## array_mult_top
module array_mult_top (
    input             clk,
    input      [15:0] a,
    input      [15:0] b,
    output reg [31:0] p
);
==> flow/config.mk <==
export PLATFORM = sky130hd
export DESIGN_NAME = array_mult_top
export DESIGN_NICKNAME = array_mult_top
export VERILOG_FILES = /design/flow/design.v
export SDC_FILE = /design/flow/constraint.sdc
export NUM_CORES = 4
export LEC_CHECK = 0
export ABC_AREA = 1
export CAP_MARGIN = 20
export CORE_MARGIN = 2
export CORE_UTILIZATION = 72
export CTS_CLUSTER_DIAMETER = 255
export CTS_CLUSTER_SIZE = 98
export PLACE_DENSITY = 0.42
export SLEW_MARGIN = 20
export TNS_END_PERCENT = 20
==> flow/constraint.sdc <==
create_clock -name core_clock -period 10.9 [get_ports {clk}]
set_input_delay 2.1800 -clock core_clock [delete_from_list [all_inputs] [get_ports {clk}]]
set_output_delay 2.1800 -clock core_clock [all_outputs]
set_load 0.01 [all_outputs]
run.sh (not shown) runs the stock make flow with config.mk's settings and CLKGATE_MAP_FILE=.
The first run completed, yet does not pass: negative setup slack.
Change:
- ABC_AREA: 1 -> not set
- CORE_UTILIZATION: 72 -> 40
- CTS_CLUSTER_DIAMETER: 255 -> not set
- CTS_CLUSTER_SIZE: 98 -> not set
- PLACE_DENSITY: 0.42 -> 0.6
- TNS_END_PERCENT: 20 -> not set
- clock period: 10.9 -> 20.0 ns (I/O delays scaled with it)
Outcome: The changed run passed the timing, DRC and antenna checks; critical path depth climbs by 3; worst setup slack gains 8.4 ns; wire length drops by a quarter to a third; final area drops by a little under a tenth; count of clock-buffer cells in the layout does not change; register-to-register slack gains 8.4 ns; core utilization drops by 38 points; area after synthesis drops by a little under a tenth.


== job 102 ==
The RTL this note starts from:
==> flow/design.v <==
`timescale 1ns/1ps
module array_mult_top (
    input             clk,
    input      [15:0] a,
    input      [15:0] b,
    output reg [31:0] p
);
    reg  [15:0] a_q, b_q;
    wire [31:0] prod;
    array_multiplier u_mult (
        .in_A(a_q),
        .in_B(b_q),
        .prod_out(prod)
    );
    always @(posedge clk) begin
        a_q <= a;
        b_q <= b;
        p   <= prod;
    end
endmodule

`timescale 1ns/1ps
module array_multiplier (
    input  [15:0] in_A,
    input  [15:0] in_B,
    output [31:0] prod_out
);
    wire [15:0] pp [15:0];   
    genvar i, j;
    generate
        for (i = 0; i < 16; i = i + 1) begin : GEN_PP_ROW
            for (j = 0; j < 16; j = j + 1) begin : GEN_PP_COL
                assign pp[i][j] = in_A[j] & in_B[i];
            end
        end
    endgenerate
    wire [31:0] row_sum [15:0];
    wire [31:0] row_carry [15:0];
    assign row_sum[0]   = {16'b0, pp[0]};
    assign row_carry[0] = 32'b0;
    genvar r;
    generate
        for (r = 1; r < 16; r = r + 1) begin : ADDER_ROWS
            wire [31:0] shifted_pp = { {16 - r{1'b0}}, pp[r], {r{1'b0}} };
            adder32 ADD_STAGE (
                .in_a(row_sum[r-1]),
                .in_b(shifted_pp),
                .cin(1'b0),
                .sum(row_sum[r]),
                .cout(row_carry[r])
            );
        end
    endgenerate
    assign prod_out = row_sum[15];
endmodule
module adder32 (
    input  [31:0] in_a,
    input  [31:0] in_b,
    input         cin,
    output [31:0] sum,
    output        cout
);
    wire [31:0] carry;
    genvar k;
    full_adder FA0 (.a(in_a[0]), .b(in_b[0]), .cin(cin), .sum(sum[0]), .cout(carry[0]));
    generate
        for (k = 1; k < 32; k = k + 1) begin : FA_CHAIN
            full_adder FAi (.a(in_a[k]), .b(in_b[k]), .cin(carry[k-1]), .sum(sum[k]), .cout(carry[k]));
        end
    endgenerate
    assign cout = carry[31];
endmodule
module full_adder (
    input  a,
    input  b,
    input  cin,
    output sum,
    output cout
);
    assign sum  = a ^ b ^ cin;
    assign cout = (a & b) | (b & cin) | (a & cin);
endmodule
Settings: LEC_CHECK=0, CAP_MARGIN=20, CORE_MARGIN=2, CORE_UTILIZATION=70, CTS_CLUSTER_DIAMETER=380, CTS_CLUSTER_SIZE=15, SETUP_SLACK_MARGIN=-0.84, SLEW_MARGIN=20; clock period 9.2 ns.
From the logs: job 102 reached the end of the flow and failed the layout checks with negative setup slack.
## Diff of input files: job 103 against job 102
- CORE_UTILIZATION: 70 -> 18
- CTS_CLUSTER_DIAMETER: 380 -> unset
- PLACE_DENSITY: unset -> 0.6
- SETUP_SLACK_MARGIN: -0.84 -> unset
- CTS_CLUSTER_SIZE: 15 -> unset
- the clock period (ns, I/O delays scaled along): 9.2 -> 24.6
==> results <==
Job 103: PASS, flow complete, no timing, DRC or antenna violations
[job 102] flow finished | final checks: failed | reasons: negative setup slack
Diff job 102 -> job 103: buffer count excluding the clock tree in the final layout now sits lower; final area shows a reduction of 280 um2; routed wire length shrank by 740 um; number of iterations in the first detailed-routing pass down 2.
Job 103 vs job 102 — cell count of the worst reg-to-reg path dropped 2.
The lower clock network area share of job 102 and job 103 is in job 103.
Job 103 ends up with a number of standard cells in the layout, taps in and fillers out that is 47% higher than in job 102.
Job 103: worst path setup slack after routing higher than job 102


// array_mult_top: RTL as listed in full above, without the edits since
clock: 9.79 ns
lec_check: 0
abc_area: 1
cap_margin: 0
core_aspect_ratio: 0.94
core_margin: 2
core_utilization: 72
cts_cluster_diameter: 255
cts_cluster_size: 98
place_density: 0.42
slew_margin: 20
tns_end_percent: 20
The first run reached the layout checks and failed them: setup timing.
Change:
- ABC_AREA: 1 -> unset
- CORE_ASPECT_RATIO: 0.94 -> unset
- CTS_CLUSTER_DIAMETER: 255 -> unset
- CTS_CLUSTER_SIZE: 98 -> 99
- PLACE_DENSITY: 0.42 -> unset
- PLACE_DENSITY_LB_ADDON: unset -> 0.03
- SETUP_SLACK_MARGIN: unset -> 2.75
- TNS_END_PERCENT: 20 -> 5
- clock period: 9.79 -> 19.8 ns (I/O delays scaled with it)
After rerunning: This time the run finished with timing, DRC and antenna clean. Final area came out lower by 6.8%. Wire length shrinks by 18%. Count of clock-buffer cells in the layout increases by 1. First-iteration DRC count is lower by 45%. Worst hold slack improved by 0.048 ns. Non-clock buffer count decreases by 27. Final cell count decreases by 24%. Register-to-register slack gets better by 9.6 ns.
Change:
- CAP_MARGIN: 0 -> 20
- CTS_CLUSTER_SIZE: 99 -> unset
- PLACE_DENSITY_LB_ADDON: 0.03 -> 0.06
- clock period: 19.8 -> 19.7 ns (I/O delays scaled with it)
The new run ran to the end with no violations. Cell area increases by about 0.56%. First-iteration DRC count rose by about 33%. Wire length grows by about 20%. Final cell count stays flat. Die size stays the same. Area after synthesis is unchanged. Clock skew barely changes. Via count rose by 2.8%.


build 27:
Starts from the design.v that is shown in full above.
export LEC_CHECK = 0
export CAP_MARGIN = 20
export CELL_PAD_IN_SITES_DETAIL_PLACEMENT = 2
export CELL_PAD_IN_SITES_GLOBAL_PLACEMENT = 3
export CORE_ASPECT_RATIO = 1.76
export CORE_MARGIN = 8
export CORE_UTILIZATION = 72
export HOLD_SLACK_MARGIN = 0.01
export MAX_ROUTING_LAYER = met4
export PLACE_DENSITY = 0.42
export SLEW_MARGIN = 0
export TNS_END_PERCENT = 100
create_clock -name core_clock -period 12.8 [get_ports {clk}]
Build 27 did not finish; a tool error ended it in global placement without I/O.
Input changes introduced in build 15 (baseline for comparison: build 27):
- SLEW_MARGIN now 20, was 0
- CORE_ASPECT_RATIO no longer set, was 1.76
- CELL_PAD_IN_SITES_GLOBAL_PLACEMENT no longer set, was 3
- HOLD_SLACK_MARGIN no longer set, was 0.01
- MAX_ROUTING_LAYER no longer set, was met4
- CORE_UTILIZATION now 66, was 72
- TNS_END_PERCENT no longer set, was 100
- CORE_MARGIN now 2, was 8
- CELL_PAD_IN_SITES_DETAIL_PLACEMENT no longer set, was 2
- PLACE_DENSITY no longer set, was 0.42
- SETUP_SLACK_MARGIN now 1.6, previously not set
- the clock period (ns, I/O delays scaled along) now 9.2, was 12.8
Results
Comparing build 15 against build 27, there is no change at all in number of unique standard cell types used by synthesis. Reported for build 27 and build 15, area after synthesis turned out identical to the last digit. Compared to build 27, build 15 has area of the core about 9% higher. Build 27 -> build 15: yosys cell count delta 0, exact match. Floorplan utilization, build 27 and build 15: higher on build 27. Layout checks on build 15: not met. Flow itself completed; violations: setup timing. [compare] base=build 27 new=build 15: die size -12%, die span in x now sits higher, yosys stat chip area held, site row count decreased by 22% relative to the old numbers.
--- input diff build 15..build 88 ---
- CORE_UTILIZATION changed from 66 to 71
- SETUP_SLACK_MARGIN removed (was 1.6)
- CTS_CLUSTER_SIZE newly set to 32
- the clock period (ns, I/O delays scaled along) changed from 9.2 to 16.1
==> comparison <==
Build 88 -> stages 100% | layout checks FAIL | setup timing
Pre-placement core utilization for build 88 is higher than for build 15.
Build 15 -> build 88: cell depth of the worst setup path decreased by a few percent
From build 15 to build 88 the numbers moved as follows: routed length on met2 level, number of global-route vias before repair level.
Setup changes, build 88 to build 23
- swapping 71 for 72 in CORE_UTILIZATION
- putting PLACE_DENSITY_LB_ADDON at 0.15 where nothing was set
- putting SETUP_SLACK_MARGIN at -1.61 where nothing was set
==> results <==
Status for build 23 and build 88: no clean run
The flow for build 88 finished, though final verification flagged setup timing.
| cell count | build 23 vs build 88 | ≈ equal |
Smallest setup slack after layout for build 23: 160 ps down relative to build 88
In the metrics for build 23 and build 88, the one carrying the higher fmax is build 88.
Looking only at multi-input gate share of the layout cell area, and setting everything else aside, the higher value of build 23 and build 88 goes to build 88.
Build 23 against build 88: via count rose about 3%, total global routing track utilization rose 4.1 points.
Build 88 → build 23: sequential fraction of total cell area closely matched the old numbers; final design area excluding fillers decreased by about 0.4% relative to the old numbers.
Modified inputs, build 80 compared to build 23
- changing CORE_UTILIZATION from 72 to 71
- removing CTS_CLUSTER_SIZE (formerly 32)
- removing SETUP_SLACK_MARGIN (formerly -1.61)
- changing PLACE_DENSITY_LB_ADDON from 0.15 to 0.01
The flow for build 80 finished, though final verification flagged setup timing. Build 80 ended up with a lower total wire length than build 23 did. Where full die area is concerned, build 23 is better than build 80. Row logic gate fraction of the total cell area: build 80 higher / build 23 lower. | worst path arrival time | build 80 vs build 23 | 140 ps lower |. Summed area of non-filler cells in the final layout delta (build 80 -> build 23): insignificant.
